==> flow/design.v <==
module APB_BDMAC(input wire clk,rst_n,
             input wire PWRITE,PSEL,
             input wire Bref,Sref,
             input wire PENABLE,
             input wire[31:0] PWRDATA,PADDR,
             output reg[31:0] PRDDATA,
             output reg[31:0] BRstAddr,SRstAddr,
             output reg[1:0] SPri,
             output reg isCyl,BisPlaying,Bstop,SisPlaying);
    reg[31:0] PADDR_Reg;
    reg WriteEnb;
    always @(posedge clk or negedge rst_n) begin
        if(!rst_n)begin
            PADDR_Reg  <= 32'b0;
            WriteEnb   <=     0;
            BRstAddr   <= 32'b0;
            SRstAddr   <= 32'b0;
            SPri       <=  2'b0;
            isCyl      <=     0;
            BisPlaying <=     0;
            Bstop      <=     0;
            SisPlaying <=     0;
        end
        else begin
            PADDR_Reg  <= PADDR;
            WriteEnb   <= PSEL&PWRITE;
            if(WriteEnb&PENABLE)begin
                case(PADDR_Reg[3:0])
                    4'h0:begin
                        BRstAddr <= PWRDATA;
                    end
                    4'h4:begin
                        {isCyl,BisPlaying,Bstop} <= PWRDATA[2:0];
                    end
                    4'h8:begin
                        SRstAddr <= PWRDATA;
                    end
                    4'hc:begin
                        {SPri,SisPlaying} <= PWRDATA[2:0];
                    end
                endcase
            end
            if(Bref)begin
                BisPlaying <= isCyl;
            end
            if(Sref)begin
                SisPlaying <= 1'b0;
            end
        end
    end
    always @(*) begin
        case(PADDR_Reg[3:0])
            4'h0:begin
                PRDDATA <= BRstAddr;
            end
            4'h4:begin
                PRDDATA <= {29'b0,isCyl,BisPlaying,Bstop};
            end
            4'h8:begin
                PRDDATA <= SRstAddr;
            end
            4'hc:begin
                PRDDATA <= {29'b0,SPri,SisPlaying};
            end
            default:begin
                PRDDATA <= 32'b0;
            end
        endcase
    end
endmodule
module BuzzerCtr(input wire clk,rst_n,
                 input wire isPlaying,BeatFinish,BReady,stop,
                 input wire[15:0] Buf,
                 output reg AddrCntRstn,AddrCntEn,
                 output reg BeatCntRstn,BeatCntEn,
                 output reg TunePWMRstn,
                 output wire TunePWMEn,
                 output reg BDMAstart,BDMARstn,BDMAAddrSel,fetch,
                 output reg refr);
    parameter S0       = 3'b000;
    parameter ReadNMov = 3'b001;
    parameter PLAY     = 3'b010;
    parameter STOP     = 3'b011;
    parameter STAY     = 3'b100;
    parameter MOVE     = 3'b101;
    reg[2:0] curr_state,next_state;
    always @(posedge clk or negedge rst_n) begin
        if(!rst_n)begin
            curr_state <= S0;
        end
        else begin
            curr_state <= next_state;
        end
    end
    always @(*) begin
        case(curr_state)
            S0:begin
                if(isPlaying)begin
                    next_state = ReadNMov;
                    AddrCntRstn = 0;
                    AddrCntEn   = 0;
                    BeatCntRstn = 0;
                    BeatCntEn   = 0;
                    TunePWMRstn = 0;
                    BDMAstart   = 1;
                    BDMARstn    = 1;
                    BDMAAddrSel = 0;
                    fetch       = 0;
                    refr         = 0;
                end
                else begin
                    next_state = S0;
                    AddrCntRstn = 0;
                    AddrCntEn   = 0;
                    BeatCntRstn = 0;
                    BeatCntEn   = 0;
                    TunePWMRstn = 0;
                    BDMAstart   = 0;
                    BDMARstn    = 0;
                    BDMAAddrSel = 0;
                    fetch       = 0;
                    refr         = 0;
                end
            end
            ReadNMov:begin
                if(isPlaying)begin
                    if(BReady)begin
                        next_state = PLAY;
                        AddrCntRstn = 1;
                        AddrCntEn   = 0;
                        BeatCntRstn = 0;
                        BeatCntEn   = 0;
                        TunePWMRstn = 0;
                        BDMAstart   = 0;
                        BDMARstn    = 1;
                        BDMAAddrSel = 1;
                        fetch       = 1;
                        refr         = 0;
                    end
                    else begin
                        next_state = ReadNMov;
                        AddrCntRstn = 1;
                        AddrCntEn   = 0;
                        BeatCntRstn = 0;
                        BeatCntEn   = 0;
                        TunePWMRstn = 0;
                        BDMAstart   = 0;
                        BDMARstn    = 1;
                        BDMAAddrSel = 0;
                        fetch       = 0;
                        refr         = 0;
                    end
                end
                else begin
                    next_state = S0;
                    AddrCntRstn = 0;
                    AddrCntEn   = 0;
                    BeatCntRstn = 0;
                    BeatCntEn   = 0;
                    TunePWMRstn = 0;
                    BDMAstart   = 0;
                    BDMARstn    = 0;
                    BDMAAddrSel = 0;
                    fetch       = 0;
                    refr         = 0;
                end
            end
            PLAY:begin
                if(isPlaying)begin
                    if(!stop)begin
                        if(BeatFinish)begin
                            next_state = STAY;
                            AddrCntRstn = 1;
                            AddrCntEn   = 0;
                            BeatCntRstn = 0;
                            BeatCntEn   = 0;
                            TunePWMRstn = 0;
                            BDMAstart   = 0;
                            BDMARstn    = 1;
                            BDMAAddrSel = 1;
                            fetch       = 0;
                            refr         = 0;
                        end
                        else begin
                            next_state = PLAY;
                            AddrCntRstn = 1;
                            AddrCntEn   = 0;
                            BeatCntRstn = 1;
                            BeatCntEn   = 1;
                            TunePWMRstn = 1;
                            BDMAstart   = 0;
                            BDMARstn    = 1;
                            BDMAAddrSel = 1;
                            fetch       = 0;
                            refr         = 0;
                        end
                    end
                    else begin
                        next_state = STOP;
                        AddrCntRstn = 1;
                        AddrCntEn   = 0;
                        BeatCntRstn = 1;
                        BeatCntEn   = 0;
                        TunePWMRstn = 1;
                        BDMAstart   = 0;
                        BDMARstn    = 1;
                        BDMAAddrSel = 1;
                        fetch       = 0;
                        refr         = 0;
                    end
                end
                else begin
                    next_state = S0;
                    AddrCntRstn = 0;
                    AddrCntEn   = 0;
                    BeatCntRstn = 0;
                    BeatCntEn   = 0;
                    TunePWMRstn = 0;
                    BDMAstart   = 0;
                    BDMARstn    = 0;
                    BDMAAddrSel = 0;
                    fetch       = 0;
                    refr         = 0;
                end
            end
            STOP:begin
                if(isPlaying)begin
                    if(stop)begin
                        next_state = STOP;
                        AddrCntRstn = 1;
                        AddrCntEn   = 0;
                        BeatCntRstn = 1;
                        BeatCntEn   = 0;
                        TunePWMRstn = 1;
                        BDMAstart   = 0;
                        BDMARstn    = 1;
                        BDMAAddrSel = 1;
                        fetch       = 0;
                        refr         = 0;
                    end
                    else begin
                        next_state = PLAY;
                        AddrCntRstn = 1;
                        AddrCntEn   = 0;
                        BeatCntRstn = 1;
                        BeatCntEn   = 0;
                        TunePWMRstn = 1;
                        BDMAstart   = 0;
                        BDMARstn    = 1;
                        BDMAAddrSel = 1;
                        fetch       = 0;
                        refr         = 0;
                    end
                end
                else begin
                    next_state = S0;
                    AddrCntRstn = 0;
                    AddrCntEn   = 0;
                    BeatCntRstn = 0;
                    BeatCntEn   = 0;
                    TunePWMRstn = 0;
                    BDMAstart   = 0;
                    BDMARstn    = 0;
                    BDMAAddrSel = 0;
                    fetch       = 0;
                    refr         = 0;
                end
            end
            STAY:begin
                if(isPlaying)begin
                    if(BReady)begin
                        if(|Buf)begin
                            next_state = MOVE;
                            AddrCntRstn = 1;
                            AddrCntEn   = 1;
                            BeatCntRstn = 0;
                            BeatCntEn   = 0;
                            TunePWMRstn = 0;
                            BDMAstart   = 0;
                            BDMARstn    = 1;
                            BDMAAddrSel = 1;
                            fetch       = 0;
                            refr         = 0;
                        end
                        else begin
                            next_state = S0;
                            AddrCntRstn = 0;
                            AddrCntEn   = 0;
                            BeatCntRstn = 0;
                            BeatCntEn   = 0;
                            TunePWMRstn = 0;
                            BDMAstart   = 0;
                            BDMARstn    = 0;
                            BDMAAddrSel = 1;
                            fetch       = 0;
                            refr         = 1;
                        end
                    end
                    else begin
                        next_state = STAY;
                        AddrCntRstn = 1;
                        AddrCntEn   = 0;
                        BeatCntRstn = 0;
                        BeatCntEn   = 0;
                        TunePWMRstn = 0;
                        BDMAstart   = 0;
                        BDMARstn    = 1;
                        BDMAAddrSel = 1;
                        fetch       = 0;
                        refr         = 0;
                    end
                end
                else begin
                    next_state = S0;
                    AddrCntRstn = 0;
                    AddrCntEn   = 0;
                    BeatCntRstn = 0;
                    BeatCntEn   = 0;
                    TunePWMRstn = 0;
                    BDMAstart   = 0;
                    BDMARstn    = 0;
                    BDMAAddrSel = 0;
                    fetch       = 0;
                    refr         = 0;
                end
            end
            MOVE:begin
                if(isPlaying)begin
                    next_state = PLAY;
                    AddrCntRstn = 1;
                    AddrCntEn   = 0;
                    BeatCntRstn = 0;
                    BeatCntEn   = 0;
                    TunePWMRstn = 0;
                    BDMAstart   = 0;
                    BDMARstn    = 1;
                    BDMAAddrSel = 1;
                    fetch       = 1;
                    refr         = 0;
                end
                else begin
                    next_state = S0;
                    AddrCntRstn = 0;
                    AddrCntEn   = 0;
                    BeatCntRstn = 0;
                    BeatCntEn   = 0;
                    TunePWMRstn = 0;
                    BDMAstart   = 0;
                    BDMARstn    = 1;
                    BDMAAddrSel = 0;
                    fetch       = 0;
                    refr         = 0;
                end
            end
            default:begin
                next_state = S0;
                AddrCntRstn = 0;
                AddrCntEn   = 0;
                BeatCntRstn = 0;
                BeatCntEn   = 0;
                TunePWMRstn = 0;
                BDMAstart   = 0;
                BDMARstn    = 0;
                BDMAAddrSel = 0;
                fetch       = 0;
                refr         = 0;
            end
        endcase
    end
    assign TunePWMEn = BeatCntEn;
endmodule
module BDMA(input wire clk,rst_n,start,fetch,
            input wire[31:0] Addr,
            input wire HREADY,
            input wire[31:0] HRDATA,
            output wire BReady,
            output reg[1:0] HTRANS,
            output reg[15:0] Buf,
            output reg[31:0] HADDR);
    parameter S0        = 2'b00;
    parameter AddrPhase = 2'b01;
    parameter DataPhase = 2'b10;
    parameter ready     = 2'b11;
    reg[1:0] curr_state,next_state;
    always @(posedge clk) begin
        if(!rst_n)begin
            curr_state <= S0;
            Buf <= 16'b0;
            HADDR <= 32'b0;
        end
        else begin
            curr_state <= next_state;
            HADDR <= Addr;
            if((next_state == ready)&(curr_state == DataPhase))begin
                case(HADDR[1])
                    1'b0: Buf <= HRDATA[15:0];
                    1'b1: Buf <= HRDATA[31:16];
                    default: Buf <= HRDATA[15:0];
                endcase
            end
        end
    end
    always @(*) begin
        case(curr_state)
            S0:begin
                if(start)begin
                    next_state = AddrPhase;
                    HTRANS = 2'b00;
                end
                else begin
                    next_state = S0;
                    HTRANS = 2'b00;
                end
            end
            AddrPhase:begin
                if(HREADY)begin
                    next_state = DataPhase;
                    HTRANS = 2'b10;
                end
                else begin
                    next_state = AddrPhase;
                    HTRANS = 2'b10;
                end
            end
            DataPhase:begin
                if(HREADY)begin
                    next_state = ready;
                    HTRANS = 2'b00;
                end
                else begin
                    next_state = DataPhase;
                    HTRANS = 2'b00;
                end
            end
            ready:begin
                if(fetch)begin
                    next_state = AddrPhase;
                    HTRANS = 2'b00;
                end
                else begin
                    next_state = ready;
                    HTRANS = 2'b00;
                end
            end
            default:begin
                next_state = S0;
                HTRANS = 2'b00;
            end
        endcase
    end
    assign BReady = (curr_state == ready);
endmodule
module AddrCnt(input wire clk,rst_n,en,
               input wire[31:0] rstAddr,
               output reg[31:0] Addr,
               output wire[31:0] NextAddr);
    always @(posedge clk) begin
        if(!rst_n)begin
            Addr <= rstAddr;
        end
        else if(en)begin
            Addr <= NextAddr;
        end
    end
    assign NextAddr = Addr+2'b10;
endmodule
module BeatCnt(input wire clk,rst_n,en,
               input wire[27:0] BeatCntParameter,
               output wire BeatFinish);
    reg[27:0] cnt;
    always @(posedge clk) begin
        if(!rst_n)begin
            cnt <= 28'b0;
        end
        else if(en)begin
            cnt <= cnt+1'b1;
        end
    end
    assign BeatFinish = (cnt == BeatCntParameter);
endmodule
module BeatDecoder #(parameter isSim = 0) (input wire[3:0] beat,
                   input wire bpm,
                   output reg[27:0] BeatCntParameter);
    localparam BeatCntParameter_00 = isSim? 28'd100_000_0 : 28'd100_000_000;  
    localparam BeatCntParameter_02 = isSim?  28'd50_000_0 :  28'd50_000_000;  
    localparam BeatCntParameter_04 = isSim?  28'd25_000_0 :  28'd25_000_000;  
    localparam BeatCntParameter_08 = isSim?  28'd12_500_0 :  28'd12_500_000;  
    localparam BeatCntParameter_16 = isSim?   28'd6_250_0 :   28'd6_250_000;  
    localparam BeatCntParameter_32 = isSim?   28'd3_125_0 :   28'd3_125_000;  
    localparam BeatCntParameter_64 = isSim?   28'd1_562_5 :   28'd1_562_500;  
    always @(beat,bpm) begin
        case(beat)
            4'h0: BeatCntParameter = bpm? BeatCntParameter_00*2 : BeatCntParameter_00;
            4'h1: BeatCntParameter = bpm? BeatCntParameter_02*2 : BeatCntParameter_02;
            4'h2: BeatCntParameter = bpm? BeatCntParameter_04*2 : BeatCntParameter_04;
            4'h3: BeatCntParameter = bpm? BeatCntParameter_08*2 : BeatCntParameter_08;
            4'h4: BeatCntParameter = bpm? BeatCntParameter_16*2 : BeatCntParameter_16;
            4'h5: BeatCntParameter = bpm? BeatCntParameter_32*2 : BeatCntParameter_32;
            4'h6: BeatCntParameter = bpm? BeatCntParameter_64*2 : BeatCntParameter_64;
            default: BeatCntParameter = 28'b0;
        endcase
    end
endmodule
module TuneDecoder(input wire[7:0] tune,
                   output reg[19:0] TunePWMParameter);
    localparam TunePWMParameter_do = 20'h2EA9B; 
    localparam TunePWMParameter_ri = 20'h29902; 
    localparam TunePWMParameter_mi = 20'h25093; 
    localparam TunePWMParameter_fa = 20'h22F50; 
    localparam TunePWMParameter_so = 20'h1F23F; 
    localparam TunePWMParameter_la = 20'h1BBE4; 
    localparam TunePWMParameter_xi = 20'h18B73; 
    localparam TunePWMParameter_Do = 20'h1753B; 
    localparam TunePWMParameter_Ri = 20'h14C8F; 
    localparam TunePWMParameter_Mi = 20'h1283E; 
    localparam TunePWMParameter_Fa = 20'h11B44; 
    localparam TunePWMParameter_So = 20'hF920;  
    localparam TunePWMParameter_La = 20'hDDF2;  
    localparam TunePWMParameter_Xi = 20'hC5BA;  
    localparam TunePWMParameter_DO = 20'hBAA2;  
    localparam TunePWMParameter_RI = 20'hA644;  
    localparam TunePWMParameter_MI = 20'h9422;  
    localparam TunePWMParameter_FA = 20'h8BD2;  
    localparam TunePWMParameter_SO = 20'h7C90;  
    localparam TunePWMParameter_LA = 20'h6EF9;  
    localparam TunePWMParameter_XI = 20'h62DE;  
    localparam TunePWMParameter_ST = 20'h0;  
    always @(tune) begin
        case (tune)
            8'h11: TunePWMParameter = TunePWMParameter_do;
            8'h12: TunePWMParameter = TunePWMParameter_ri;
            8'h13: TunePWMParameter = TunePWMParameter_mi;
            8'h14: TunePWMParameter = TunePWMParameter_fa;
            8'h15: TunePWMParameter = TunePWMParameter_so;
            8'h16: TunePWMParameter = TunePWMParameter_la;
            8'h17: TunePWMParameter = TunePWMParameter_xi;
            8'h21: TunePWMParameter = TunePWMParameter_Do;
            8'h22: TunePWMParameter = TunePWMParameter_Ri;
            8'h23: TunePWMParameter = TunePWMParameter_Mi;
            8'h24: TunePWMParameter = TunePWMParameter_Fa;
            8'h25: TunePWMParameter = TunePWMParameter_So;
            8'h26: TunePWMParameter = TunePWMParameter_La;
            8'h27: TunePWMParameter = TunePWMParameter_Xi;       
            8'h31: TunePWMParameter = TunePWMParameter_DO;
            8'h32: TunePWMParameter = TunePWMParameter_RI;
            8'h33: TunePWMParameter = TunePWMParameter_MI;
            8'h34: TunePWMParameter = TunePWMParameter_FA;
            8'h35: TunePWMParameter = TunePWMParameter_SO;
            8'h36: TunePWMParameter = TunePWMParameter_LA;
            8'h37: TunePWMParameter = TunePWMParameter_XI;
            8'h40: TunePWMParameter = TunePWMParameter_ST;
            default:TunePWMParameter = 20'd0; 
        endcase 
    end
endmodule
module TunePWM(input wire clk,rst_n,en,
               input wire[19:0] PWMParameter,
               input wire[1:0] loudness,
               output reg PWM);
    reg[19:0] cnt,PWMDuty;
    always @(posedge clk or negedge rst_n) begin
        if(!rst_n)begin
            cnt <= 20'd0;
            PWM <= 1'b1;
        end
        else begin
            if (en) begin
                if (cnt == PWMParameter) begin
                    cnt <= 20'd0;
                    PWM <= 1'b1;
                end else begin
                    if (cnt == PWMDuty) begin
                        PWM <= ~PWM;
                    end else begin
                        PWM <= PWM;
                    end
                    cnt <= cnt + 1'b1;
                end           
            end else begin
                cnt <= cnt;
                PWM <= PWM;
            end
        end
    end
    always @(loudness,PWMParameter) begin
        case(loudness)
            2'b00: PWMDuty = PWMParameter >> 3;
            2'b01: PWMDuty = PWMParameter >> 2;
            2'b10: PWMDuty = PWMParameter >> 2 + PWMParameter >> 3;
            2'b11: PWMDuty = PWMParameter >> 1;
            default: PWMDuty = PWMParameter >> 1;
        endcase
    end
endmodule
module Buzzer #(parameter isSim = 1,parameter isAHB = 0) (input wire clk,rst_n,
              output wire[31:0] BDMAC_RDATA,
              output wire       BDMAC_READYOUT,
              output wire[1:0]  BDMAC_RESP,
              input wire        BDMAC_SEL,
			  input wire        BDMAC_READY,
              input wire[31:0]  BDMAC_ADDR,
              input wire[1:0]   BDMAC_TRANS,
              input wire        BDMAC_WRITE,
              input wire[31:0]  BDMAC_WDATA,
              output wire[31:0] SBDMA_HADDR,
              output wire[1:0]  SBDMA_HTRANS,
              output wire       SBDMA_HWRITE,
              input wire[31:0]  SBDMA_HRDATA,
              input wire        SBDMA_HREADY,
              output wire[31:0] BBDMA_HADDR,
              output wire[1:0]  BBDMA_HTRANS,
              output wire       BBDMA_HWRITE,
              input wire[31:0]  BBDMA_HRDATA,
              input wire        BBDMA_HREADY,
              output wire PWM);
	wire[31:0] BRstAddr,SRstAddr;
	wire[1:0] SPri;
	wire isCyl,BisPlaying,Bstop,SisPlaying;
	wire ref_BGM,ref_Sound;
	APB_BDMAC APB_BDMAC(
		.clk              (clk),
		.rst_n            (rst_n),
		.PWRITE           (BDMAC_WRITE),
		.PSEL             (BDMAC_SEL),
		.Bref             (ref_BGM),
		.Sref             (ref_Sound),
		.PENABLE          (BDMAC_TRANS[0]),
		.PWRDATA          (BDMAC_WDATA),
		.PADDR            (BDMAC_ADDR),
		.PRDDATA          (BDMAC_RDATA),
		.BRstAddr         (BRstAddr),
		.SRstAddr         (SRstAddr),
		.SPri             (SPri),
		.isCyl            (isCyl),
		.BisPlaying       (BisPlaying),
		.Bstop            (Bstop),
		.SisPlaying       (SisPlaying)
	);
	assign BDMAC_READYOUT = 1'b1;
	assign BDMAC_RESP     = 2'b00;
	assign SBDMA_HWRITE   = 1'b0;
	assign BBDMA_HWRITE   = 1'b0;
	wire BeatFinish_BGM,BReady_BGM;
	wire AddrCntRstn_BGM,AddrCntEn_BGM;
	wire BeatCntRstn_BGM,BeatCntEn_BGM;
	wire TunePWMRstn_BGM,TunePWMEn_BGM;
	wire BDMAstart_BGM,BDMARstn_BGM,BDMAAddrSel_BGM,fetch_BGM;
	wire PWM_BGM;
	wire[15:0] Buf_BGM;
	wire[31:0] BDMAAddr_BGM,Addr_BGM,NextAddr_BGM;
	wire[27:0] BeatCntParameter_BGM;
	wire[19:0] TunePWMParameter_BGM;
	reg[15:0] SoundReg_BGM;
    BuzzerCtr BuzzerCtr_BGM(
		.clk              (clk),
		.rst_n            (rst_n),
		.isPlaying        (BisPlaying),
		.BeatFinish       (BeatFinish_BGM),
		.BReady           (BReady_BGM),
		.stop             (Bstop),
		.Buf              (Buf_BGM),
		.AddrCntRstn      (AddrCntRstn_BGM),
		.AddrCntEn        (AddrCntEn_BGM),
		.BeatCntRstn      (BeatCntRstn_BGM),
		.BeatCntEn        (BeatCntEn_BGM),
		.TunePWMRstn      (TunePWMRstn_BGM),
		.TunePWMEn        (TunePWMEn_BGM),
		.BDMAstart        (BDMAstart_BGM),
		.BDMARstn         (BDMARstn_BGM),
		.BDMAAddrSel      (BDMAAddrSel_BGM),
		.fetch            (fetch_BGM),
		.refr             (ref_BGM)
    );
    BDMA BDMA_BGM(
		.clk              (clk),
		.rst_n            (BDMARstn_BGM&rst_n),
		.start            (BDMAstart_BGM),
		.fetch            (fetch_BGM),
		.Addr             (BDMAAddr_BGM),
		.HREADY           (BBDMA_HREADY),
		.HRDATA           (BBDMA_HRDATA),
		.BReady           (BReady_BGM),
		.HTRANS           (BBDMA_HTRANS),
		.Buf              (Buf_BGM),
		.HADDR            (BBDMA_HADDR)
    );
    AddrCnt AddrCnt_BGM(
		.clk              (clk),
		.rst_n            (AddrCntRstn_BGM&rst_n),
		.en               (AddrCntEn_BGM),
		.rstAddr          (BRstAddr),
		.Addr             (Addr_BGM),
		.NextAddr         (NextAddr_BGM)
    );
    BeatCnt BeatCnt_BGM(
		.clk              (clk),
		.rst_n            (BeatCntRstn_BGM&rst_n),
		.en               (BeatCntEn_BGM),
		.BeatCntParameter (BeatCntParameter_BGM),
		.BeatFinish       (BeatFinish_BGM)
    );
    BeatDecoder #(isSim) BeatDecoder_BGM(
		.beat             (SoundReg_BGM[11:8]),
		.bpm              (1'b1),
		.BeatCntParameter (BeatCntParameter_BGM)
    );
    TuneDecoder TuneDecoder_BGM(
		.tune             (SoundReg_BGM[7:0]),
		.TunePWMParameter (TunePWMParameter_BGM)
    );
    TunePWM TunePWM_BGM(
        .clk              (clk),
		.rst_n            (TunePWMRstn_BGM&rst_n),
		.en               (TunePWMEn_BGM),
		.PWMParameter     (TunePWMParameter_BGM),
		.loudness         (2'b11),
		.PWM              (PWM_BGM)
    );
	always @(posedge clk or negedge rst_n)begin
		if(!rst_n)begin
			SoundReg_BGM <= 16'b0;
		end
		else if(fetch_BGM)begin
			SoundReg_BGM <= Buf_BGM;
		end
	end
	assign BDMAAddr_BGM = BDMAAddrSel_BGM?NextAddr_BGM:Addr_BGM;
	wire BeatFinish_Sound,BReady_Sound;
	wire AddrCntRstn_Sound,AddrCntEn_Sound;
	wire BeatCntRstn_Sound,BeatCntEn_Sound;
	wire TunePWMRstn_Sound,TunePWMEn_Sound;
	wire BDMAstart_Sound,BDMARstn_Sound,BDMAAddrSel_Sound,fetch_Sound;
	wire PWM_Sound;
	wire[15:0] Buf_Sound;
	wire[31:0] BDMAAddr_Sound,Addr_Sound,NextAddr_Sound;
	wire[27:0] BeatCntParameter_Sound;
	wire[19:0] TunePWMParameter_Sound;
	reg[15:0] SoundReg_Sound;
    BuzzerCtr BuzzerCtr_Sound(
		.clk              (clk),
		.rst_n            (rst_n),
		.isPlaying        (SisPlaying),
		.BeatFinish       (BeatFinish_Sound),
		.BReady           (BReady_Sound),
		.stop             (1'b0),
		.Buf              (Buf_Sound),
		.AddrCntRstn      (AddrCntRstn_Sound),
		.AddrCntEn        (AddrCntEn_Sound),
		.BeatCntRstn      (BeatCntRstn_Sound),
		.BeatCntEn        (BeatCntEn_Sound),
		.TunePWMRstn      (TunePWMRstn_Sound),
		.TunePWMEn        (TunePWMEn_Sound),
		.BDMAstart        (BDMAstart_Sound),
		.BDMARstn         (BDMARstn_Sound),
		.BDMAAddrSel      (BDMAAddrSel_Sound),
		.fetch            (fetch_Sound),
		.refr             (ref_Sound)
    );
    BDMA BDMA_Sound(
		.clk              (clk),
		.rst_n            (BDMARstn_Sound&rst_n),
		.start            (BDMAstart_Sound),
		.fetch            (fetch_Sound),
		.Addr             (BDMAAddr_Sound),
		.HREADY           (SBDMA_HREADY),
		.HRDATA           (SBDMA_HRDATA),
		.BReady           (BReady_Sound),
		.HTRANS           (SBDMA_HTRANS),
		.Buf              (Buf_Sound),
		.HADDR            (SBDMA_HADDR)
    );
    AddrCnt AddrCnt_Sound(
		.clk              (clk),
		.rst_n            (AddrCntRstn_Sound&rst_n),
		.en               (AddrCntEn_Sound),
		.rstAddr          (SRstAddr),
		.Addr             (Addr_Sound),
		.NextAddr         (NextAddr_Sound)
    );
    BeatCnt BeatCnt_Sound(
		.clk              (clk),
		.rst_n            (BeatCntRstn_Sound&rst_n),
		.en               (BeatCntEn_Sound),
		.BeatCntParameter (BeatCntParameter_Sound),
		.BeatFinish       (BeatFinish_Sound)
    );
    BeatDecoder #(isSim) BeatDecoder_Sound(
		.beat             (SoundReg_Sound[11:8]),
		.bpm              (1'b0),
		.BeatCntParameter (BeatCntParameter_Sound)
    );
    TuneDecoder TuneDecoder_Sound(
		.tune             (SoundReg_Sound[7:0]),
		.TunePWMParameter (TunePWMParameter_Sound)
    );
    TunePWM TunePWM_Sound(
        .clk              (clk),
		.rst_n            (TunePWMRstn_Sound&rst_n),
		.en               (TunePWMEn_Sound),
		.PWMParameter     (TunePWMParameter_Sound),
		.loudness         (2'b11),
		.PWM              (PWM_Sound)
    );
	always @(posedge clk or negedge rst_n)begin
		if(!rst_n)begin
			SoundReg_Sound <= 16'b0;
		end
		else if(fetch_Sound)begin
			SoundReg_Sound <= Buf_Sound;
		end
	end
	assign BDMAAddr_Sound = BDMAAddrSel_Sound?NextAddr_Sound:Addr_Sound;
	assign PWM = SisPlaying?PWM_Sound:PWM_BGM;
endmodule
==> flow/run.sh <==
#!/bin/bash
# the make line also repeats each setting of config.mk as NAME=value (left out here)
make -C /OpenROAD-flow-scripts/flow DESIGN_CONFIG=/design/flow/config.mk WORK_HOME=/design/flow/orfs CLKGATE_MAP_FILE= finish
==> flow/config.mk <==
export PLATFORM = sky130hd
export DESIGN_NAME = Buzzer
export DESIGN_NICKNAME = Buzzer
export VERILOG_FILES = /design/flow/design.v
export SDC_FILE = /design/flow/constraint.sdc
export NUM_CORES = 4
export LEC_CHECK = 0
export CAP_MARGIN = 0
export CELL_PAD_IN_SITES_DETAIL_PLACEMENT = 1
export CORE_MARGIN = 2
export CORE_UTILIZATION = 31
export CTS_CLUSTER_DIAMETER = 396
export GPL_ROUTABILITY_DRIVEN = 1
export GPL_TIMING_DRIVEN = 1
export PLACE_DENSITY_LB_ADDON = 0.12
export SETUP_SLACK_MARGIN = 0.17
export SLEW_MARGIN = 20
export TNS_END_PERCENT = 70
==> flow/constraint.sdc <==
create_clock -name core_clock -period 3.35 [get_ports {clk}]
set_input_delay 0.6700 -clock core_clock [delete_from_list [all_inputs] [get_ports {clk}]]
set_output_delay 0.6700 -clock core_clock [all_outputs]
set_load 0.01 [all_outputs]
==> reports/metrics.cfg, run 1 <==
[outcome]
status = finished clean

[synthesis]
synth_area_um2 = 21100
netlist.area_leader.share_pct = 17.5
most_common_cell = nor2_1
synth_top_cell_by_area = dfrtp_1
ys_area_um2 = 21100
synth_seq_share_pct = 42.3
xor_share_pct = 10.2
synthArstFlopShare_pct = 40.4
aoi_share_pct = 13.6
ys_top_cells_by_count = nor2_1, nand2_1, dfxtp_1
topCombFamilyByArea = simple AND/OR/NAND/NOR gates
synth_cell_types = 92
synth.area.top_cells = dfrtp_1, dfxtp_1, edfxtp_1
fa_ha_area_share_pct = 0.355
ff_type = dfxtp_1
ys_cells = 2308
netlist_instances = 2308
yosys_warnings = 9
synth_flops = 376
edf_count = 64
avgSynthCellArea_um2 = 9.15
yosys.area_share.simple_pct = 22.0
ys_sh_mux_pct = 7.49

[setup_path]
critPathLaunchType = flip-flop
slowest_stage = clkdlybuf4s50_1
arrival_ps = 2460
critPathBufInv = 2
r2r_end = TunePWM_Sound.PWM$_DFFE_PN1P_
crit_path_max_fanout = 15
reg2reg_from = SoundReg_Sound[5]$_DFFE_PN0P_
cp_data_required_time_ps = 2680
crit_path_start = APB_BDMAC.PADDR_Reg[1]$_DFF_PN0_
worstPathCellList = or2_4 -> nor3b_4 -> buf_12 -> a22o_1 -> clkdlybuf4s50_1
max_stage_delay_ps = 600
reg2reg_depth = 10
rrSetupSlack_ps = 220
endpoint_kind = output port
crit_end = BDMAC_RDATA[22]
crit_cells = 5
cp_top_family = buffers and inverters
path_class = reg2out

[grt]
grt-ovfl-total = 0
antenna_found_initial = 11
grt_max_degree = 77
grt_pass1_vias = 19400
grt_pass1_wl_um = 110000
track_usage_pct = 19.4

[min_path]
holdCritPathClass = reg2reg
hold_path_depth = 2
hp-start = TunePWM_Sound.PWM$_DFFE_PN1P_
hold_end = TunePWM_Sound.PWM$_DFFE_PN1P_

[floorplanning]
die_y_um = 265
die_w_um = 265
rows = 95
chip_area_um2 = 70200
ios = 243
fp_util_pct = 31.4
core_area_um2 = 67300

[drt]
drt_iter0_drc = 761
wirelength_um = 69300
vias_per_cell = 5.22
avgRoutedWirePerCell_um = 19.8
drtPass1Iterations = 5
ant_nets = 0
drt_drc_violations_left = 0
vias = 18300

[clock_tree]
h-tree-depth = 2
clkLatencyLatePin_ps = 600
cts.path.max_buffers = 3
cts_root_buffer = clkbuf_16
numCtsBuffers = 45
clk_pin_slew_ps = 60
tritoncts = yes
clock-sinks = 376

[power]
peakVddDrop_uv = 359
total_switching_power_mw = 3.17
p_seq_share_pct = 47.4
power_frac_clock_pct = 41.3
power_density_nw_per_um2 = 429
totalPowerFinal_mw = 11.7
comb_power_mw = 1.32
p_leak_nw = 10.6
pwr-share-comb_pct = 11.3
swShare_pct = 27.1
power_leader = sequential cells
power_clock_mw = 4.82
p_seq_mw = 5.53
internal_power_mw = 8.50

[finish]
fill_cells = 7667
area_growth_pct = 28.8
fin_nets = 2730

[timing]
rsz0062_at_grt = true
fin_crit_sh_pct = 93.5
finalClockSkew_ps = 22.0
fmax_ghz = 0.319
holdWs_ps = 478
slew_headroom_pct = 55.8
finalCriticalPeriod_ps = 3130
worst_slack_ps = 216
setup_violations = 0
hold_viol = 0
tightest_slew_ps = 664
slew_violations = 0

[flow_run]
warnings = 58
drv_cap = 0

[placement]
port-buffer-count = 205
hpwlAfterDp_um = 50900
dp_slack_ps = -300
routabilityCongestion = 0.856

metal layers:
layer  track usage, %  part of all wire [%]  vias to the layer above
li1                 -                     -                     8783
met1             24.2                    43                     9101
met2             33.5                    49                      264
met3             4.70                   5.2                      109
met4             5.34                   2.5                       16
met5                0                  0.16                        -
stage by stage:
step,instances,util [%],cell area (um^2),setup TNS [ps]
2_1_floorplan,2313,-,21100,0
3_3_place_gp,3392,37.3,25100,-1230
3_5_place_dp,3392,37.3,25100,-5150
4_1_cts,3479,39.7,26700,0
5_1_grt,3497,40.4,27200,0
6_report,3498,40.4,27200,0
layout make-up:
type,count,area (um^2),share of cell area [%]
sequential,376,8950,32.9
antenna,1,2.50,0.00920
inverter,36,135,0.497
clock inverter,20,184,0.676
multi-input combinational,1732,11900,43.6
timing repair buffer,396,3730,13.7
tap,873,1090,4.01
clock buffer,64,1270,4.66
what timing repair did:
item,CTS,global route
endpoints found under the hold margin,1,0
resized,61,78
pin swaps,7,28
hold buffers,1,0
setup endpoints to repair,70,91
buffers inserted,1,16
gates cloned,1,2
==> inputs of run 2 (changes only) <==
Settings changed: CAP_MARGIN 0 to 10, CELL_PAD_IN_SITES_DETAIL_PLACEMENT 1 to 0, CORE_ASPECT_RATIO set to 1.87, CORE_MARGIN 2 to 4, CORE_UTILIZATION 31 to 72, CTS_CLUSTER_DIAMETER 396 to 325, GPL_ROUTABILITY_DRIVEN 1 to not set, GPL_TIMING_DRIVEN 1 to not set, PLACE_DENSITY set to 0.63, PLACE_DENSITY_LB_ADDON 0.12 to not set, SETUP_SLACK_MARGIN 0.17 to not set, SLEW_MARGIN 20 to 25, TNS_END_PERCENT 70 to 15.
Clock period 3.35 ns to 3.11 ns, I/O delays scaled along.
==> reports/metrics.cfg, run 2 <==
[clock_tree]
cts.path.max_buffers = 3  ; unchanged
clock-sinks = 376  ; unchanged
numCtsBuffers = 34  ; -24%
h-tree-depth = 2  ; unchanged
cts_root_buffer = clkbuf_16

[synthesis]
ys_top_cells_by_count = nor2_1, nand2_1, dfxtp_1
synth_flops = 376  ; unchanged
fa_ha_area_share_pct = 0.355  ; unchanged
yosys_warnings = 9  ; unchanged
edf_count = 64  ; unchanged
xor_share_pct = 10.2  ; unchanged
avgSynthCellArea_um2 = 9.15  ; unchanged
synthArstFlopShare_pct = 40.4  ; unchanged
synth_area_um2 = 21100  ; unchanged
synth_top_cell_by_area = dfrtp_1
ys_area_um2 = 21100  ; unchanged
synth.area.top_cells = dfrtp_1, dfxtp_1, edfxtp_1
netlist.area_leader.share_pct = 17.5  ; unchanged
ys_cells = 2308  ; unchanged
netlist_instances = 2308  ; unchanged
aoi_share_pct = 13.6  ; unchanged
yosys.area_share.simple_pct = 22.0  ; unchanged
most_common_cell = nor2_1
ys_sh_mux_pct = 7.49  ; unchanged
ff_type = dfxtp_1
synth_cell_types = 92  ; unchanged
synth_seq_share_pct = 42.3  ; unchanged
topCombFamilyByArea = simple AND/OR/NAND/NOR gates

[floorplanning]
ios = 243  ; unchanged
die_w_um = 133  ; -50%
rows = 85  ; -11%
die_y_um = 242  ; -8.6%
core_area_um2 = 28800  ; -57%
chip_area_um2 = 32300  ; -54%
fp_util_pct = 73.3  ; +42 points

[outcome]
tool.error = [ERROR GRT-0116] Global routing finished with congestion. Check the congestion regions in the DRC Viewer.
haltStage = global routing (5_1_grt)
status = stopped before the end

[grt]
grt-ovfl-total = 16
track_usage_pct = 71.2

[placement]
port-buffer-count = 205  ; unchanged
place_area_um2 = 24600  ; -2.0%
routabilityCongestion = 1.04  ; +21%
hpwlAfterDp_um = 54400  ; +6.7%

run 2: stage by stage:
stage	worst slack (ps)	power (mW)	util, %	setup TNS (ps)	instances
detailed placement	-269	7.61	85.2	-6080	2932
CTS	-163	12.1	90.2	-2960	3005
global placement	-246	7.39	85.2	-4280	2932
floorplan	11.9	6.71	-	0	2313
run 2: repair_timing:
action / CTS
resized: 66
hold buffers: 1
pin swaps: 9
setup endpoints to repair: 190
cloned: 1
hold endpoints to repair: 2
setup buffers: 10
run 2: layer usage:
metal,GRT overflow,track usage [%]
met4,10,75.7
met5,0,22.4
met2,6,90.8
met3,0,52.4
met1,0,67.9
==> inputs of run 3 (changes only) <==
Settings changed: ABC_AREA set to 1, CAP_MARGIN 10 to 20, CELL_PAD_IN_SITES_DETAIL_PLACEMENT 0 to not set, CORE_ASPECT_RATIO 1.87 to not set, CORE_MARGIN 4 to 2, CTS_CLUSTER_DIAMETER 325 to 380, CTS_CLUSTER_SIZE set to 99, PLACE_DENSITY 0.63 to 0.43, SETUP_SLACK_MARGIN set to 0.64, SLEW_MARGIN 25 to 20, TNS_END_PERCENT 15 to 10.
Clock period 3.11 ns to 2.78 ns, I/O delays scaled along.
==> reports/metrics.cfg, run 3 <==
[floorplanning]
rows = 63  ; -26%
die_y_um = 176  ; -27%
fp_util_pct = 72.6  ; -0.65 points
core_area_um2 = 29400  ; +2.0%
chip_area_um2 = 31100  ; -3.8%
die_w_um = 176  ; +32%
ios = 243  ; unchanged

[synthesis]
ff_type = dfxtp_1
fa_ha_area_share_pct = 0.351  ; -0.0039 points
edf_count = 64  ; unchanged
netlist.area_leader.share_pct = 17.3  ; -0.19 points
synth.area.top_cells = dfrtp_1, nand2_1, dfxtp_1
ys_sh_mux_pct = 0.0469  ; -7.4 points
synth_top_cell_by_area = dfrtp_1
xor_share_pct = 6.07  ; -4.2 points
synthArstFlopShare_pct = 40.4  ; unchanged
most_common_cell = nand2_1
aoi_share_pct = 11.4  ; -2.2 points
topCombFamilyByArea = simple AND/OR/NAND/NOR gates
ys_cells = 3050  ; +32%
synth_seq_share_pct = 41.8  ; -0.47 points
synth_flops = 376  ; unchanged
yosys.area_share.simple_pct = 31.2  ; +9.2 points
yosys_warnings = 9  ; unchanged
netlist_instances = 3050  ; +32%
synth_cell_types = 56  ; -39%
avgSynthCellArea_um2 = 7.00  ; -23%
ys_area_um2 = 21400  ; +1.1%
synth_area_um2 = 21400  ; +1.1%
ys_top_cells_by_count = nand2_1, inv_1, nor2_1

[clock_tree]
numCtsBuffers = 7  ; -79%
cts_root_buffer = clkbuf_16
cts.path.max_buffers = 3  ; unchanged
clock-sinks = 376  ; unchanged
h-tree-depth = 1  ; -1

[outcome]
status = stopped before the end
haltStage = global routing (5_1_grt)

[placement]
dp_cells = 3590  ; +22%
port-buffer-count = 205  ; unchanged
routabilityCongestion = 1.02  ; -2.2%
hpwlAfterDp_um = 45900  ; -16%
place_area_um2 = 23900  ; -2.8%

==> run 3: stage by stage <==
stage	setup WS (ps)	hold WS [ps]	power, mW	util, %
floorplan	591	260	6.95	-
global placement	52.7	450	7.48	81.2
detailed placement	5.33	456	7.57	81.2
CTS	29.2	340	9.58	83.1
==> run 3: timing repair <==
item	4_1_cts
hold buffers	1
setup buffers	14
gates cloned	5
hold endpoints to repair	15
setup endpoints to repair	341
pin swaps	10
resized	211
==> inputs of run 4 (changes only) <==
Settings changed: CELL_PAD_IN_SITES_GLOBAL_PLACEMENT set to 0, CTS_CLUSTER_DIAMETER 380 to 350, CTS_CLUSTER_SIZE 99 to 72, GPL_TIMING_DRIVEN set to 1, HOLD_SLACK_MARGIN set to -0.1, MAX_ROUTING_LAYER set to met4, PLACE_DENSITY 0.43 to not set, PLACE_DENSITY_LB_ADDON set to 0.27, SETUP_SLACK_MARGIN 0.64 to 0.68, SLEW_MARGIN 20 to 0, TNS_END_PERCENT 10 to 5.
Clock period 2.78 ns to 2.64 ns, I/O delays scaled along.
==> reports/metrics.cfg, run 4 <==
[outcome]
status = stopped before the end
haltStage = global routing (5_1_grt)
tool.error = [ERROR GRT-0232] Routing congestion too high. Check the congestion heatmap in the GUI.

[floorplanning]
core_area_um2 = 29400  ; unchanged
ios = 243  ; unchanged
chip_area_um2 = 31100  ; unchanged
fp_util_pct = 72.6  ; unchanged
rows = 63  ; unchanged
die_w_um = 176  ; unchanged
die_y_um = 176  ; unchanged

[synthesis]
ys_top_cells_by_count = nand2_1, inv_1, nor2_1
ys_area_um2 = 21400  ; unchanged
edf_count = 64  ; unchanged
synth_flops = 376  ; unchanged
synth_top_cell_by_area = dfrtp_1
yosys.area_share.simple_pct = 31.2  ; unchanged
ys_cells = 3050  ; unchanged
topCombFamilyByArea = simple AND/OR/NAND/NOR gates
synth.area.top_cells = dfrtp_1, nand2_1, dfxtp_1
ff_type = dfxtp_1
ys_sh_mux_pct = 0.0469  ; unchanged
yosys_warnings = 9  ; unchanged
xor_share_pct = 6.07  ; unchanged
avgSynthCellArea_um2 = 7.00  ; unchanged
aoi_share_pct = 11.4  ; unchanged
most_common_cell = nand2_1
netlist_instances = 3050  ; unchanged
netlist.area_leader.share_pct = 17.3  ; unchanged
synthArstFlopShare_pct = 40.4  ; unchanged
synth_cell_types = 56  ; unchanged
synth_seq_share_pct = 41.8  ; unchanged
fa_ha_area_share_pct = 0.351  ; unchanged
synth_area_um2 = 21400  ; unchanged

[placement]
dp_cells = 3602  ; +0.33%
dp_slack_ps = -200  ; -205 ps
hpwlAfterDp_um = 47400  ; +3.2%
routabilityCongestion = 1.04  ; +2.5%
port-buffer-count = 205  ; unchanged

[grt]
track_usage_pct = 85.8
grt-ovfl-total = 247

[clock_tree]
cts.path.max_buffers = 3  ; unchanged
numCtsBuffers = 9  ; +2
clock-sinks = 376  ; unchanged
cts_root_buffer = clkbuf_16
h-tree-depth = 1  ; unchanged

## run 4: stage by stage
stage	util, %	cell area, um^2
after detailed placement	81.4	23900
after CTS	86.5	25400
after global placement	81.4	23900
after floorplan	-	21400
## run 4: repair_timing
action / CTS
hold endpoints to repair: 9
resized: 488
hold buffers: 1
pin swaps: 222
setup buffers: 1
endpoints found under the setup margin: 457
## run 4: metal layers
layer	global-route usage [%]	GRT overflow
met2	99.0	139
met1	84.4	5
met5	-	-
met3	69.3	19
met4	88.2	84
==> inputs of run 5 (changes only) <==
Settings changed: ABC_AREA 1 to not set, CELL_PAD_IN_SITES_GLOBAL_PLACEMENT 0 to not set, CORE_MARGIN 2 to 5, CORE_UTILIZATION 72 to 64, CTS_CLUSTER_DIAMETER 350 to not set, CTS_CLUSTER_SIZE 72 to 21, GPL_ROUTABILITY_DRIVEN set to 0, HOLD_SLACK_MARGIN -0.1 to not set, PLACE_DENSITY_LB_ADDON 0.27 to 0.25, SETUP_SLACK_MARGIN 0.68 to 2.54, SLEW_MARGIN 0 to 30, TNS_END_PERCENT 5 to 40.
Clock period 2.64 ns to 10.0 ns, I/O delays scaled along.
==> reports/metrics.cfg, run 5 <==
[grt]
grt_pass1_vias = 17500
grt-ovfl-total = 0
track_usage_pct = 30.7
antenna_found_initial = 5
grt_max_degree = 72
grt_pass1_wl_um = 90900

[synthesis]
synth_area_um2 = 21100  ; -1.1%
yosys_warnings = 9  ; unchanged
aoi_share_pct = 13.6  ; +2.2 points
ys_sh_mux_pct = 7.49  ; +7.4 points
ys_cells = 2308  ; -24%
synth_flops = 376  ; unchanged
edf_count = 64  ; unchanged
netlist_instances = 2308  ; -24%
synth.area.top_cells = dfrtp_1, dfxtp_1, edfxtp_1
synth_seq_share_pct = 42.3  ; +0.47 points
synth_cell_types = 92  ; +64%
avgSynthCellArea_um2 = 9.15  ; +31%
fa_ha_area_share_pct = 0.355  ; +0.0039 points
synthArstFlopShare_pct = 40.4  ; unchanged
ys_top_cells_by_count = nor2_1, nand2_1, dfxtp_1
ys_area_um2 = 21100  ; -1.1%
synth_top_cell_by_area = dfrtp_1
ff_type = dfxtp_1
topCombFamilyByArea = simple AND/OR/NAND/NOR gates
xor_share_pct = 10.2  ; +4.2 points
most_common_cell = nor2_1
yosys.area_share.simple_pct = 22.0  ; -9.2 points
netlist.area_leader.share_pct = 17.5  ; +0.19 points

[timing]
finalClockSkew_ps = 15.2
fin_crit_sh_pct = 50.7
slew_violations = 0
finalCriticalPeriod_ps = 5070
rsz0062_at_grt = false
holdWs_ps = 481
hold_viol = 0
fin_setup_tns_ps = 0
tightest_slew_ps = 971
worst_slack_ps = 4930
slew_headroom_pct = 34.3
setup_violations = 0
fmax_ghz = 0.197

[power]
power_frac_clock_pct = 39.3
power_leader = sequential cells
p_seq_share_pct = 49.6
power_density_nw_per_um2 = 153
swShare_pct = 25.9
internal_power_mw = 2.78
peakVddDrop_uv = 139
pwr-share-comb_pct = 11.2
p_leak_nw = 9.24
comb_power_mw = 0.420
total_switching_power_mw = 0.976
p_seq_mw = 1.86
power_clock_mw = 1.48

[setup_path]
slowest_stage = clkdlybuf4s50_1
rrSetupSlack_ps = 5750
reg2reg_from = SoundReg_Sound[5]$_DFFE_PN0P_
crit_end = BDMAC_RDATA[8]
crit_cells = 5
reg2reg_depth = 9
critPathLaunchType = flip-flop
worstPathCellList = or2_2 -> nor3b_2 -> buf_4 -> a22o_1 -> clkdlybuf4s50_1
critPathBufInv = 2
crit_path_max_fanout = 23
crit_path_start = APB_BDMAC.PADDR_Reg[1]$_DFF_PN0_
r2r_end = TunePWM_Sound.cnt[10]$_DFFE_PN0P_
max_stage_delay_ps = 570
cp_data_required_time_ps = 8000
endpoint_kind = output port
arrival_ps = 3070
cp_top_family = buffers and inverters
path_class = reg2out

[finish]
utilization_pct = 75.4
area_growth_pct = 16.2
final_cells = 2886
fin_nets = 2550

[clock_tree]
postCtsSetupBuffers = 0  ; -1
clk_pin_slew_ps = 60
cts_root_buffer = clkbuf_16
numCtsBuffers = 39  ; +30
ctsResizeCount = 0  ; -100%
cts.path.max_buffers = 3  ; unchanged
clkLatencyLatePin_ps = 530
h-tree-depth = 2  ; +1
hold_buffers = 0  ; -1
clock-sinks = 376  ; unchanged
tritoncts = yes

[flow_run]
drv_cap = 0
warnings = 56

[floorplanning]
die_w_um = 192  ; +8.8%
rows = 66  ; +4.8%
ios = 243  ; unchanged
chip_area_um2 = 36700  ; +18%
die_y_um = 192  ; +8.8%
fp_util_pct = 64.9  ; -7.7 points
core_area_um2 = 32500  ; +11%

[drt]
drtPass1Iterations = 6
vias_per_cell = 6.29
ant_nets = 0
vias = 18200
avgRoutedWirePerCell_um = 19.6
drt_iter0_drc = 1628
wirelength_um = 56500
drt_drc_violations_left = 0

[placement]
dp_cells = 2808  ; -22%
dp_slack_ps = 5130  ; +5330 ps
hpwlAfterDp_um = 38300  ; -19%
port-buffer-count = 205  ; unchanged

[min_path]
hold_path_depth = 2
hp-start = TunePWM_Sound.PWM$_DFFE_PN1P_
holdCritPathClass = reg2reg
hold_end = TunePWM_Sound.PWM$_DFFE_PN1P_

[outcome]
status = finished clean

## run 5: through the flow
step / cell area (um^2) / power (mW)
global route: 24500 / 3.89
detailed placement: 23200 / 2.29
finish: 24500 / 3.76
CTS: 24500 / 3.76
global placement: 23200 / 2.27
floorplan: 21100 / 2.09
## run 5: routing by layer
layer / up-vias / part of all wire (%) / track usage, %
li1: 8445 / - / -
met5: - / 0 / -
met3: 172 / 6.8 / 5.60
met2: 768 / 49 / 50.5
met4: 0 / 3.8 / 10.1
met1: 8768 / 40 / 38.8
## run 5: cell type report
class / count / area, um^2
multi-input combinational: 1732 / 11400
inverter: 36 / 135
tap: 442 / 553
clock buffer: 62 / 1170
antenna: 6 / 15.0
clock inverter: 10 / 123
timing repair buffer: 222 / 2180
sequential: 376 / 8940
fill: 2230 / 7990
==> inputs of run 6 (changes only) <==
Settings changed: ABC_AREA set to 0, CELL_PAD_IN_SITES_GLOBAL_PLACEMENT set to 0, CORE_MARGIN 5 to 2, CORE_UTILIZATION 64 to 71, CTS_CLUSTER_SIZE 21 to 72, GPL_ROUTABILITY_DRIVEN 0 to not set, HOLD_SLACK_MARGIN set to 0.05, PLACE_DENSITY set to 0.66, PLACE_DENSITY_LB_ADDON 0.25 to not set, SETUP_SLACK_MARGIN 2.54 to not set, SLEW_MARGIN 30 to 15, TNS_END_PERCENT 40 to not set.
Clock period 10.0 ns to 2.96 ns, I/O delays scaled along.
==> reports/metrics.cfg, run 6 <==
[outcome]
status = stopped before the end
haltStage = global routing (5_1_grt)
tool.error = [ERROR GRT-0232] Routing congestion too high. Check the congestion heatmap in the GUI.

[clock_tree]
clock-sinks = 376  ; unchanged
cts_root_buffer = clkbuf_16
h-tree-depth = 2  ; unchanged
numCtsBuffers = 39  ; unchanged
cts.path.max_buffers = 3  ; unchanged

[synthesis]
synth.area.top_cells = dfrtp_1, dfxtp_1, edfxtp_1
most_common_cell = nor2_1
fa_ha_area_share_pct = 0.355  ; unchanged
ff_type = dfxtp_1
synth_area_um2 = 21100  ; unchanged
ys_cells = 2308  ; unchanged
synth_flops = 376  ; unchanged
ys_top_cells_by_count = nor2_1, nand2_1, dfxtp_1
yosys_warnings = 9  ; unchanged
synth_cell_types = 92  ; unchanged
netlist_instances = 2308  ; unchanged
synthArstFlopShare_pct = 40.4  ; unchanged
avgSynthCellArea_um2 = 9.15  ; unchanged
aoi_share_pct = 13.6  ; unchanged
topCombFamilyByArea = simple AND/OR/NAND/NOR gates
yosys.area_share.simple_pct = 22.0  ; unchanged
xor_share_pct = 10.2  ; unchanged
synth_seq_share_pct = 42.3  ; unchanged
ys_area_um2 = 21100  ; unchanged
synth_top_cell_by_area = dfrtp_1
ys_sh_mux_pct = 7.49  ; unchanged
netlist.area_leader.share_pct = 17.5  ; unchanged
edf_count = 64  ; unchanged

[placement]
hpwlAfterDp_um = 48700  ; +27%
port-buffer-count = 205  ; unchanged
dp_slack_ps = -337  ; -5470 ps
dp_cells = 2950  ; +5.1%
place_area_um2 = 24900  ; +7.0%
routabilityCongestion = 0.958

[floorplanning]
die_y_um = 176  ; -7.9%
rows = 63  ; -4.5%
ios = 243  ; unchanged
core_area_um2 = 29500  ; -9.4%
die_w_um = 176  ; -7.9%
chip_area_um2 = 31100  ; -15%
fp_util_pct = 71.6  ; +6.7 points

[grt]
track_usage_pct = 88.1
grt-ovfl-total = 201

==> run 6: per-stage QoR <==
| stage | setup TNS [ps] | util, % | hold slack, ps |
|---|---|---|---|
| detailed placement | -5610 | 84.3 | 463 |
| floorplan | -0.341 | - | 296 |
| global placement | -2620 | 84.3 | 462 |
| CTS | -701 | 90.8 | 489 |
==> run 6: layer usage <==
layer  overflow  GRT usage, %
met4         79          88.8
met5          -             -
met2         99          97.5
met3         16          77.8
met1          7          86.6
==> run 6: repair_timing <==
item | 4_1_cts
pin swaps | 34
setup buffers | 21
hold endpoints to repair | 16
cloned | 4
setup endpoints to repair | 128
resized | 152
hold buffers | 1
==> inputs of run 7 (changes only) <==
Settings changed: ABC_AREA 0 to not set, CAP_MARGIN 20 to 5, CELL_PAD_IN_SITES_GLOBAL_PLACEMENT 0 to not set, CORE_UTILIZATION 71 to 72, CTS_CLUSTER_DIAMETER set to 351, CTS_CLUSTER_SIZE 72 to 42, GPL_TIMING_DRIVEN 1 to not set, HOLD_SLACK_MARGIN 0.05 to not set, MAX_ROUTING_LAYER met4 to not set, SLEW_MARGIN 15 to 20.
Clock period 2.96 ns to 3.07 ns, I/O delays scaled along.
==> reports/metrics.cfg, run 7 <==
[synthesis]
synth_seq_share_pct = 42.3  ; unchanged
netlist_instances = 2308  ; unchanged
avgSynthCellArea_um2 = 9.15  ; unchanged
synthArstFlopShare_pct = 40.4  ; unchanged
topCombFamilyByArea = simple AND/OR/NAND/NOR gates
synth_flops = 376  ; unchanged
edf_count = 64  ; unchanged
synth_top_cell_by_area = dfrtp_1
ys_cells = 2308  ; unchanged
synth_cell_types = 92  ; unchanged
fa_ha_area_share_pct = 0.355  ; unchanged
yosys_warnings = 9  ; unchanged
yosys.area_share.simple_pct = 22.0  ; unchanged
synth_area_um2 = 21100  ; unchanged
xor_share_pct = 10.2  ; unchanged
ys_area_um2 = 21100  ; unchanged
aoi_share_pct = 13.6  ; unchanged
most_common_cell = nor2_1
ys_sh_mux_pct = 7.49  ; unchanged
netlist.area_leader.share_pct = 17.5  ; unchanged
ys_top_cells_by_count = nor2_1, nand2_1, dfxtp_1
ff_type = dfxtp_1
synth.area.top_cells = dfrtp_1, dfxtp_1, edfxtp_1

[clock_tree]
cts.path.max_buffers = 3  ; unchanged
numCtsBuffers = 12  ; -69%
cts_root_buffer = clkbuf_16
clock-sinks = 376  ; unchanged
h-tree-depth = 1  ; -1

[outcome]
status = stopped before the end
tool.error = [ERROR GRT-0232] Routing congestion too high. Check the congestion heatmap in the GUI.
haltStage = global routing (5_1_grt)

[placement]
port-buffer-count = 205  ; unchanged
routabilityCongestion = 0.969  ; +1.2%
hpwlAfterDp_um = 49300  ; +1.2%
dp_cells = 2915  ; -1.2%

[floorplanning]
die_w_um = 175  ; -0.68%
fp_util_pct = 73.4  ; +1.7 points
rows = 62  ; -1.6%
core_area_um2 = 28800  ; -2.4%
chip_area_um2 = 30700  ; -1.4%
die_y_um = 175  ; -0.68%
ios = 243  ; unchanged

[grt]
grt-ovfl-total = 168
track_usage_pct = 82.9

run 7: timing repair:
action                                 4_1_cts
pin swaps                                   21
endpoints found under the hold margin       17
gates resized                               73
cloned                                       2
buffers inserted                            23
hold buffers                                 1
setup endpoints to repair                   86
run 7: per-layer routing:
metal,global-route usage (%),GRT overflow
met5,42.0,0
met4,85.7,100
met3,72.1,6
met2,95.6,62
met1,81.4,0
run 7: metrics by stage:
| step | instance area, um^2 | setup WS (ps) | util [%] | hold WS (ps) |
|---|---|---|---|---|
| 4_1_cts | 25200 | 1.73 | 87.5 | 508 |
| 3_5_place_dp | 24500 | -262 | 85.0 | 480 |
| 3_3_place_gp | 24500 | -199 | 85.0 | 461 |
| 2_1_floorplan | 21200 | 33.4 | - | 318 |
==> inputs of run 8 (changes only) <==
Settings changed: ABC_AREA set to 0, CAP_MARGIN 5 to 20, CELL_PAD_IN_SITES_GLOBAL_PLACEMENT set to 0, CORE_UTILIZATION 72 to 71, CTS_CLUSTER_DIAMETER 351 to not set, CTS_CLUSTER_SIZE 42 to 72, GPL_TIMING_DRIVEN set to 1, HOLD_SLACK_MARGIN set to -0.06, MAX_ROUTING_LAYER set to met4, PLACE_DENSITY 0.66 to 0.64, SLEW_MARGIN 20 to 15.
Clock period 3.07 ns to 3.46 ns, I/O delays scaled along.
==> reports/metrics.cfg, run 8 <==
[outcome]
status = stopped before the end
haltStage = global routing (5_1_grt)

[floorplanning]
ios = 243  ; unchanged
core_area_um2 = 29500  ; +2.4%
die_w_um = 176  ; +0.68%
chip_area_um2 = 31100  ; +1.4%
rows = 63  ; +1.6%
die_y_um = 176  ; +0.68%
fp_util_pct = 71.6  ; -1.7 points

[placement]
routabilityCongestion = 0.950  ; -2.0%
port-buffer-count = 205  ; unchanged
hpwlAfterDp_um = 46500  ; -5.7%
dp_cells = 2848  ; -2.3%

[synthesis]
edf_count = 64  ; unchanged
synth_seq_share_pct = 42.3  ; unchanged
xor_share_pct = 10.2  ; unchanged
most_common_cell = nor2_1
netlist.area_leader.share_pct = 17.5  ; unchanged
yosys.area_share.simple_pct = 22.0  ; unchanged
ys_area_um2 = 21100  ; unchanged
synth_cell_types = 92  ; unchanged
synth.area.top_cells = dfrtp_1, dfxtp_1, edfxtp_1
aoi_share_pct = 13.6  ; unchanged
topCombFamilyByArea = simple AND/OR/NAND/NOR gates
ys_sh_mux_pct = 7.49  ; unchanged
synth_flops = 376  ; unchanged
yosys_warnings = 9  ; unchanged
synthArstFlopShare_pct = 40.4  ; unchanged
ff_type = dfxtp_1
avgSynthCellArea_um2 = 9.15  ; unchanged
synth_top_cell_by_area = dfrtp_1
fa_ha_area_share_pct = 0.355  ; unchanged
netlist_instances = 2308  ; unchanged
ys_top_cells_by_count = nor2_1, nand2_1, dfxtp_1
ys_cells = 2308  ; unchanged
synth_area_um2 = 21100  ; unchanged

[clock_tree]
hold_buffers = 0  ; -1
cts.path.max_buffers = 3  ; unchanged
postCtsSetupBuffers = 0  ; -100%
clock-sinks = 376  ; unchanged
cts_root_buffer = clkbuf_16
numCtsBuffers = 39  ; +27
h-tree-depth = 2  ; +1

run 8: repair_timing:
item / 4_1_cts
hold endpoints to repair: 0
resized: 2
setup endpoints to repair: 2
run 8: metrics by stage:
step | TNS (ps) | utilization (%) | cell area, um^2 | setup slack, ps | power, mW
after floorplan | 0 | - | 21100 | 362 | 6.03
after global placement | 0 | 81.1 | 23900 | 85.9 | 6.56
after CTS | 0 | 85.3 | 25200 | 6.36 | 11.1
after detailed placement | -11.3 | 81.1 | 23900 | -11.3 | 6.71
==> inputs of run 9 (changes only) <==
Settings changed: CORE_UTILIZATION 71 to 72, CTS_CLUSTER_DIAMETER set to 29, HOLD_SLACK_MARGIN -0.06 to 0.05, PLACE_DENSITY 0.64 to not set, PLACE_DENSITY_LB_ADDON set to 0.27, SETUP_SLACK_MARGIN set to 0.87, SLEW_MARGIN 15 to 30.
Clock period 3.46 ns to 3.0 ns, I/O delays scaled along.
==> reports/metrics.cfg, run 9 <==
[placement]
port-buffer-count = 205  ; unchanged
hpwlAfterDp_um = 48400  ; +4.1%
routabilityCongestion = 1.02  ; +7.8%
dp_cells = 2915  ; +2.4%
place_area_um2 = 24900  ; +4.1%

[floorplanning]
die_w_um = 175  ; -0.68%
chip_area_um2 = 30700  ; -1.4%
core_area_um2 = 28800  ; -2.4%
fp_util_pct = 73.4  ; +1.7 points
rows = 62  ; -1.6%
die_y_um = 175  ; -0.68%
ios = 243  ; unchanged

[synthesis]
synth.area.top_cells = dfrtp_1, dfxtp_1, edfxtp_1
synth_flops = 376  ; unchanged
synth_top_cell_by_area = dfrtp_1
yosys.area_share.simple_pct = 22.0  ; unchanged
yosys_warnings = 9  ; unchanged
ys_top_cells_by_count = nor2_1, nand2_1, dfxtp_1
ys_cells = 2308  ; unchanged
ys_sh_mux_pct = 7.49  ; unchanged
synth_seq_share_pct = 42.3  ; unchanged
most_common_cell = nor2_1
aoi_share_pct = 13.6  ; unchanged
topCombFamilyByArea = simple AND/OR/NAND/NOR gates
synth_area_um2 = 21100  ; unchanged
xor_share_pct = 10.2  ; unchanged
netlist.area_leader.share_pct = 17.5  ; unchanged
avgSynthCellArea_um2 = 9.15  ; unchanged
edf_count = 64  ; unchanged
netlist_instances = 2308  ; unchanged
ys_area_um2 = 21100  ; unchanged
synth_cell_types = 92  ; unchanged
synthArstFlopShare_pct = 40.4  ; unchanged
fa_ha_area_share_pct = 0.355  ; unchanged
ff_type = dfxtp_1

[outcome]
status = stopped before the end
tool.error = [ERROR DPL-0038] Utilization greater than 100%, impossible to legalize
haltStage = clock tree synthesis (4_1_cts)

run 9: through the flow:
stage	setup WS, ps	TNS [ps]
floorplan	39.9	0
global placement	-66.4	-273
detailed placement	-184	-1260
==> inputs of run 10 (changes only) <==
Settings changed: ABC_AREA 0 to 1, CORE_MARGIN 2 to 6, CTS_CLUSTER_DIAMETER 29 to 28, CTS_CLUSTER_SIZE 72 to 44, PLACE_DENSITY_LB_ADDON 0.27 to not set, SETUP_SLACK_MARGIN 0.87 to not set, SLEW_MARGIN 30 to 15.
Clock period 3.0 ns to 1.71 ns, I/O delays scaled along.
==> reports/metrics.cfg, run 10 <==
[floorplanning]
fp_util_pct = 73.8  ; +0.42 points
ios = 243  ; unchanged
rows = 62  ; unchanged
core_area_um2 = 28900  ; +0.54%
die_y_um = 184  ; +5.1%
die_w_um = 184  ; +5.1%
chip_area_um2 = 33900  ; +10%

[outcome]
tool.error = [ERROR DPL-0038] Utilization greater than 100%, impossible to legalize
haltStage = clock tree synthesis (4_1_cts)
status = stopped before the end

[synthesis]
synth_cell_types = 56  ; -39%
synth_flops = 376  ; unchanged
topCombFamilyByArea = simple AND/OR/NAND/NOR gates
synthArstFlopShare_pct = 40.4  ; unchanged
ys_cells = 3050  ; +32%
ys_top_cells_by_count = nand2_1, inv_1, nor2_1
most_common_cell = nand2_1
synth_top_cell_by_area = dfrtp_1
edf_count = 64  ; unchanged
synth_seq_share_pct = 41.8  ; -0.47 points
ff_type = dfxtp_1
netlist_instances = 3050  ; +32%
avgSynthCellArea_um2 = 7.00  ; -23%
xor_share_pct = 6.07  ; -4.2 points
synth.area.top_cells = dfrtp_1, nand2_1, dfxtp_1
yosys.area_share.simple_pct = 31.2  ; +9.2 points
ys_area_um2 = 21400  ; +1.1%
aoi_share_pct = 11.4  ; -2.2 points
fa_ha_area_share_pct = 0.351  ; -0.0039 points
netlist.area_leader.share_pct = 17.3  ; -0.19 points
ys_sh_mux_pct = 0.0469  ; -7.4 points
yosys_warnings = 9  ; unchanged
synth_area_um2 = 21400  ; +1.1%

[placement]
port-buffer-count = 205  ; unchanged
hpwlAfterDp_um = 71900  ; +48%
routabilityCongestion = 1.12  ; +9.0%
place_area_um2 = 27300  ; +9.6%

==> run 10: stage by stage <==
stage / TNS, ps / setup WS [ps] / cells
after global placement: -99940 / -618 / 3944
after detailed placement: -196720 / -912 / 3944
after floorplan: -58000 / -477 / 3055
Power figures rest on the tool's default switching activity, not on a simulated workload.
